==> inputs of maple <==
// axi_gpio_expanded
module axi_gpio_expanded
#(
    parameter C_ALL_INPUTS        = 0,             
    parameter C_ALL_OUTPUTS       = 0,             
    parameter C_GPIO_WIDTH        = 32,            
    parameter C_DOUT_DEFAULT      = 32'h00000000,  
    parameter C_TRI_DEFAULT       = 32'hFFFFFFFF,  
    parameter C_IS_DUAL           = 1,             
    parameter C_ALL_INPUTS_2      = 0,             
    parameter C_ALL_OUTPUTS_2     = 0,             
    parameter C_GPIO2_WIDTH       = 32,            
    parameter C_DOUT_DEFAULT_2    = 32'h00000000,  
    parameter C_TRI_DEFAULT_2     = 32'hFFFFFFFF,  
    parameter C_INTERRUPT_PRESENT = 1              
)
(
    input logic ACLK,     
    input logic ARESETn,  
    input  logic              [8:2] AWADDR,    
    input  logic              [2:0] AWPROT,    
    input  logic                    AWVALID,   
    output logic                    AWREADY,   
    input  logic             [31:0] WDATA,   
    input  logic              [3:0] WSTRB,   
    input  logic                    WVALID,  
    output logic                    WREADY,  
    output logic              [1:0] BRESP,   
    output logic                    BVALID,  
    input  logic                    BREADY,  
    input  logic              [8:2] ARADDR,    
    input  logic              [2:0] ARPROT,    
    input  logic                    ARVALID,   
    output logic                    ARREADY,   
    output logic             [31:0] RDATA,   
    output logic              [1:0] RRESP,   
    output logic                    RVALID,  
    input  logic                    RREADY,  
    output logic ip2intc_irpt,                    
    input  logic  [C_GPIO_WIDTH-1:0] gpio_io_i,   
    output logic  [C_GPIO_WIDTH-1:0] gpio_io_o,   
    output logic  [C_GPIO_WIDTH-1:0] gpio_io_t,   
    input  logic [C_GPIO2_WIDTH-1:0] gpio2_io_i,  
    output logic [C_GPIO2_WIDTH-1:0] gpio2_io_o,  
    output logic [C_GPIO2_WIDTH-1:0] gpio2_io_t   
);
==> flow/config.mk <==
export PLATFORM = sky130hd
export DESIGN_NAME = axi_gpio_expanded
export DESIGN_NICKNAME = axi_gpio_expanded
export VERILOG_FILES = /design/flow/design.v
export SDC_FILE = /design/flow/constraint.sdc
export NUM_CORES = 4
export LEC_CHECK = 0
export ABC_AREA = 0
export CAP_MARGIN = 20
export CELL_PAD_IN_SITES_DETAIL_PLACEMENT = 0
export CELL_PAD_IN_SITES_GLOBAL_PLACEMENT = 0
export CORE_ASPECT_RATIO = 1.01
export CORE_MARGIN = 2
export CORE_UTILIZATION = 70
export CTS_CLUSTER_DIAMETER = 358
export CTS_CLUSTER_SIZE = 15
export GPL_ROUTABILITY_DRIVEN = 0
export GPL_TIMING_DRIVEN = 1
export MAX_ROUTING_LAYER = met5
export SLEW_MARGIN = 20
==> flow/constraint.sdc <==
create_clock -name core_clock -period 1.73 [get_ports {ACLK}]
set_input_delay 0.3460 -clock core_clock [delete_from_list [all_inputs] [get_ports {ACLK}]]
set_output_delay 0.3460 -clock core_clock [all_outputs]
set_load 0.01 [all_outputs]
run.sh (not shown) runs the stock make flow with config.mk's settings and CLKGATE_MAP_FILE=.
==> inputs of zinc, as changes to maple <==
ABC_AREA = default   (was 0)
CELL_PAD_IN_SITES_DETAIL_PLACEMENT = default   (was 0)
CELL_PAD_IN_SITES_GLOBAL_PLACEMENT = default   (was 0)
CORE_ASPECT_RATIO = default   (was 1.01)
CORE_UTILIZATION = 63   (was 70)
CTS_CLUSTER_DIAMETER = default   (was 358)
CTS_CLUSTER_SIZE = default   (was 15)
GPL_ROUTABILITY_DRIVEN = default   (was 0)
GPL_TIMING_DRIVEN = default   (was 1)
MAX_ROUTING_LAYER = default   (was met5)
==> flow/constraint.sdc (replaced) <==
create_clock -name core_clock -period 6.61 [get_ports {ACLK}]
set_input_delay 1.3220 -clock core_clock [delete_from_list [all_inputs] [get_ports {ACLK}]]
set_output_delay 1.3220 -clock core_clock [all_outputs]
set_load 0.01 [all_outputs]
==> inputs of yarrow, as changes to maple <==
CORE_UTILIZATION = 66   (was 70)
CTS_CLUSTER_DIAMETER = default   (was 358)
CTS_CLUSTER_SIZE = 74   (was 15)
HOLD_SLACK_MARGIN = 0.3   (was default)
==> results <==
zinc produced a clean layout. yarrow died in 4_1_cts on DPL-0038. maple did not get past 4_1_cts.
In synthesized cell count, zinc and maple do not differ.
Die size, lowest first: maple, yarrow, zinc.
In area after synthesis, yarrow and maple do not differ.
==> figures <==
metric	maple	yarrow	zinc
Run status	aborted with a tool error	aborted with a tool error	finished clean
Stage where the flow stopped	4_1_cts	4_1_cts	-
Floorplan Core Area	0.0149 sq mm	0.0157 sq mm	0.0165 sq mm
Post-DP HPWL	26,400 um	25,300 um	22,500 um
Cell count in the Yosys report	1,070	1,070	1,070
Area figure in the yosys stat output	0.0106 sq mm	0.0106 sq mm	0.0106 sq mm
Die height	128 um	131 um	134 um
Synthesized-area fraction occupied by adder cells	0%	0%	0%
Initial Util	71.1%	67.5%	64.2%
Worst setup timing slack at the placement stage	-0.677 ns	-0.629 ns	2.73 ns
Number of instances in the placed design	1,541	1,576	1,523
Flip-flop and latch count after synthesis	299	299	299
Die Footprint	0.0162 sq mm	0.0171 sq mm	0.0179 sq mm
DP Area	0.0140 sq mm	0.0141 sq mm	0.0135 sq mm
Standard-cell rows	45	46	47
Horizontal die dimension	126 um	130 um	134 um
Post-synthesis mux area share	7.05%	7.05%	7.05%
Complex Gates by Area	9.12%	9.12%	9.12%
